==> flow/design.v (excerpt) <==
module slave_apb ( 
                   output reg [ 8-1 : 0 ]   prdata, 			 
                   output reg                         pready, 			 
                   output reg                         pslverr,			 
		   input                	      penable,                   
                   input                	      pwrite, 			 
                   input 	         	      psel,  			 
                   input                              pclk,   			 
                   input                	      presetn, 			 
                   input      [ 8-1 : 0 ]   paddr,  			 
                   input      [ 8-1 : 0 ]   pwdata 			 
                   );
Size in the first run: about 6300 cells after synthesis, about 1600 flip-flops.
==> flow/config.mk <==
export PLATFORM = sky130hd
export DESIGN_NAME = slave_apb
export DESIGN_NICKNAME = slave_apb
export VERILOG_FILES = /design/flow/design.v
export SDC_FILE = /design/flow/constraint.sdc
export NUM_CORES = 4
export LEC_CHECK = 0
export ABC_AREA = 1
export CAP_MARGIN = 0
export CORE_MARGIN = 2
export CORE_UTILIZATION = 72
export CTS_CLUSTER_DIAMETER = 312
export CTS_CLUSTER_SIZE = 13
export HOLD_SLACK_MARGIN = 0.3
export PLACE_DENSITY_LB_ADDON = 0.13
export SETUP_SLACK_MARGIN = 0.87
export SLEW_MARGIN = 20
==> flow/constraint.sdc <==
create_clock -name core_clock -period 3.03 [get_ports {pclk}]
set_input_delay 0.6060 -clock core_clock [delete_from_list [all_inputs] [get_ports {pclk}]]
set_output_delay 0.6060 -clock core_clock [all_outputs]
set_load 0.01 [all_outputs]
run.sh (not shown) runs the stock make flow with config.mk's settings and CLKGATE_MAP_FILE=.
Rerun with:
- ABC_AREA: 1 -> not set
- CAP_MARGIN: 0 -> 20
- CELL_PAD_IN_SITES_DETAIL_PLACEMENT: not set -> 0
- CTS_CLUSTER_DIAMETER: 312 -> 213
- CTS_CLUSTER_SIZE: 13 -> 14
- HOLD_SLACK_MARGIN: 0.3 -> not set
- PLACE_DENSITY_LB_ADDON: 0.13 -> 0.04
- SLEW_MARGIN: 20 -> 25
- TNS_END_PERCENT: not set -> 85
The changed run completed with no timing, DRC or antenna violations. Maximum frequency drops by about 6.5%. Via count fell by 29%. Synthesized cell count fell by 51%. Setup slack degrades by 0.15 ns. Clock skew went up by 0.011 ns. Worst hold slack is worse by 0.12 ns. Wire length falls by 9.4%. Area after synthesis fell by about 5.3%. Critical path depth went up by 1. Core utilization rises by 0.59 points. Sequential share of layout area goes up by 3.1 points.
Rerun with:
- CORE_UTILIZATION: 72 -> 68
- CTS_CLUSTER_SIZE: 14 -> not set
- HOLD_SLACK_MARGIN: not set -> -0.07
- PLACE_DENSITY: not set -> 0.63
- PLACE_DENSITY_LB_ADDON: 0.04 -> not set
- SETUP_SLACK_MARGIN: 0.87 -> 0.38
- TNS_END_PERCENT: 85 -> 40
Result:
- clock power increases by about 23%
- cell area is higher by 0.94%
- clock-buffer cell count rises by 59
- sequential share of layout area goes down by 0.62 points
- critical path depth rose by 1
- synthesized area is unchanged
- total power went up by about 8%
- global-route usage is lower by 4.0 points
Rerun with:
- CORE_UTILIZATION: 68 -> 72
- CTS_CLUSTER_SIZE: not set -> 14
- HOLD_SLACK_MARGIN: -0.07 -> 0.27
- PLACE_DENSITY: 0.63 -> not set
- PLACE_DENSITY_LB_ADDON: not set -> 0.12
- SETUP_SLACK_MARGIN: 0.38 -> 0.87
- TNS_END_PERCENT: 40 -> 85
Outcome:
- clock-buffer cell count went down by 49
- combinational power went up by roughly a tenth
- sequential share of layout area went up by 0.36 points
- die area went down by a few percent
- total power went down by a few percent
- global-route usage went up by 4.7 points
- non-clock buffer count went down by 134
- area after synthesis is unchanged
- via count went up by a few percent
- setup slack gets better by 0.21 ns
- register-to-register slack gets better by 0.18 ns

* * *

Starting RTL as in the previous note.
make LEC_CHECK=0 CAP_MARGIN=35 CELL_PAD_IN_SITES_DETAIL_PLACEMENT=2 CORE_MARGIN=4 CORE_UTILIZATION=40 GPL_ROUTABILITY_DRIVEN=0 GPL_TIMING_DRIVEN=0 MAX_ROUTING_LAYER=met4 MIN_ROUTING_LAYER=met2 PLACE_DENSITY_LB_ADDON=0.01 SETUP_SLACK_MARGIN=-0.17 SLEW_MARGIN=20 TNS_END_PERCENT=10 finish   # period 3.65 ns
The first run finished but fails on negative setup slack.
Then changed:
Settings changed: CAP_MARGIN 35 to 20, CELL_PAD_IN_SITES_DETAIL_PLACEMENT 2 to unset, CORE_MARGIN 4 to 2, CORE_UTILIZATION 40 to 72, CTS_CLUSTER_DIAMETER set to 41, CTS_CLUSTER_SIZE set to 15, GPL_ROUTABILITY_DRIVEN 0 to unset, GPL_TIMING_DRIVEN 0 to unset, MAX_ROUTING_LAYER met4 to unset, MIN_ROUTING_LAYER met2 to unset, PLACE_DENSITY set to 0.38, PLACE_DENSITY_LB_ADDON 0.01 to unset, SETUP_SLACK_MARGIN -0.17 to 0.78, TNS_END_PERCENT 10 to unset.
Clock period 3.65 ns to 3.03 ns, I/O delays scaled along.
=> Now the flow completed without violations; sequential power rises by 20%; design area barely changes; sequential share of layout area is about the same; critical path depth rises by 1; die size falls by 45%; setup slack gets better by 1200 ps; wire length falls by 25%; clock skew rises by 8.1 ps; clock-buffer cell count falls by 43; power rises by about 16%; via count falls by about 22%.

* * *

## v37
Starting RTL as in the previous note.
Design slave_apb, start of the top module:
module slave_apb ( 
                   output reg [ 8-1 : 0 ]   prdata, 			 
                   output reg                         pready, 			 
                   output reg                         pslverr,			 
		   input                	      penable,                   
                   input                	      pwrite, 			 
                   input 	         	      psel,  			 
                   input                              pclk,   			 
                   input                	      presetn, 			 
                   input      [ 8-1 : 0 ]   paddr,  			 
                   input      [ 8-1 : 0 ]   pwdata 			 
                   );
clock: 3.03 ns
lec_check: 0
cap_margin: 20
core_margin: 2
core_utilization: 72
cts_cluster_size: 13
place_density_lb_addon: 0.02
setup_slack_margin: 0.87
slew_margin: 20
No stage failed in v37, and the final checks on the layout all came back clean.
Input changes introduced in v44 (baseline for comparison: v37):
--- a/flow/config.mk
+++ b/flow/config.mk
@@ -6,9 +6,14 @@
 export NUM_CORES = 4
 export LEC_CHECK = 0
+export ABC_AREA = 1
 export CAP_MARGIN = 20
+export CELL_PAD_IN_SITES_DETAIL_PLACEMENT = 0
 export CORE_MARGIN = 2
 export CORE_UTILIZATION = 72
-export CTS_CLUSTER_SIZE = 13
-export PLACE_DENSITY_LB_ADDON = 0.02
+export CTS_CLUSTER_DIAMETER = 213
+export CTS_CLUSTER_SIZE = 14
+export HOLD_SLACK_MARGIN = 0.27
+export PLACE_DENSITY_LB_ADDON = 0.12
 export SETUP_SLACK_MARGIN = 0.87
-export SLEW_MARGIN = 20
+export SLEW_MARGIN = 25
+export TNS_END_PERCENT = 85
==> results <==
- Run comparison: v44 dominant kind of combinational cell simple AND/OR/NAND/NOR gates; v37 dominant kind of combinational cell multiplexers
- v44 vs. v37: total global routing track utilization climbed 0.39 points, area overhead of the layout relative to synthesis dropped 3.3 points, post-route core utilization dropped 2.4 points, non-clock buffer instance count of the final layout climbed 19%.
- Chip area from the yosys synthesis statistics on v44 is up relative to v37.
- In the metrics for v44 and v37, the one carrying the lower first-iteration DRC count is v37.
- Run comparison: v44 path class of the lowest-slack min-delay path in2reg; v37 path class of the lowest-slack min-delay path in2async
Inputs modified between v44 and v23:
==> flow/config.mk <==
export PLATFORM = sky130hd
export DESIGN_NAME = slave_apb
export DESIGN_NICKNAME = slave_apb
export VERILOG_FILES = /design/flow/design.v
export SDC_FILE = /design/flow/constraint.sdc
export NUM_CORES = 4
export LEC_CHECK = 0
export CAP_MARGIN = 20
export CELL_PAD_IN_SITES_DETAIL_PLACEMENT = 0
export CORE_MARGIN = 2
export CORE_UTILIZATION = 71
export CTS_CLUSTER_DIAMETER = 213
export HOLD_SLACK_MARGIN = -0.07
export PLACE_DENSITY_LB_ADDON = 0.25
export SETUP_SLACK_MARGIN = 0.38
export SLEW_MARGIN = 25
export TNS_END_PERCENT = 40
## What came out
Delta(final core utilization, v23 - v44) < 0
v44 → v23: total cells reported by yosys after synthesis fell by about 50%, simple logic cell fraction of the synthesized area fell by 21 points, number of logic inverters in the finished layout fell by 26, sequential share of layout area rose by 2.6 points.
Against v44, v23 comes in 59 lower on post-cts gate resize count.
When the final numbers for v23 and v44 were put side by side, the area of all placed cells without fillers turned out to be greater in v44.
Synthesized cell count in v23 vs v44: down 3229
v23: all stages complete, timing, DRC and antenna checks passed
Between v44 and v23, met1 global-route usage decreased.
Detailed-route wire length delta for v23 relative to v44: 7100 um lower
Max number of global-route vias before repair across v23 and v44: v44
The inputs of v16 differ from those of v23 as listed below.
==> flow/config.mk <==
export PLATFORM = sky130hd
export DESIGN_NAME = slave_apb
export DESIGN_NICKNAME = slave_apb
export VERILOG_FILES = /design/flow/design.v
export SDC_FILE = /design/flow/constraint.sdc
export NUM_CORES = 4
export LEC_CHECK = 0
export CAP_MARGIN = 20
export CORE_MARGIN = 2
export CORE_UTILIZATION = 72
export CTS_CLUSTER_DIAMETER = 41
export CTS_CLUSTER_SIZE = 15
export PLACE_DENSITY = 0.38
export SETUP_SLACK_MARGIN = 0.88
export SLEW_MARGIN = 20
[summary]
From v23 to v16 the numbers moved as follows: met2 routing resource usage after global routing shows a reduction of 1.7 points; total power draw shows an increase of 1.5%.
Filler cell count in the final layout down about 4% in v16 wrt v23
Non-clock buffer count was lower in the run labelled v16.
Diff v16 and v23: post-synthesis to final-layout area growth lower in v23
Of the two values seen for top layer used by detailed routing, met4 was produced by v16 and met5 by v23.
Looking at beginning of the critical path, the paddr[3] result is from v23; the paddr[5] one comes from v16.
v16: number of violations reported at the end of detailed-routing iteration 0 is 457 lower than what v23 reported.
On v16: post-detailed-placement half-perimeter wirelength is 3900 um lower than what v23 gave.
Diff v23 -> v16: final cell utilization of the core higher; cell count after placement shrank by 180.
Power is estimated from default activity; no workload was simulated.
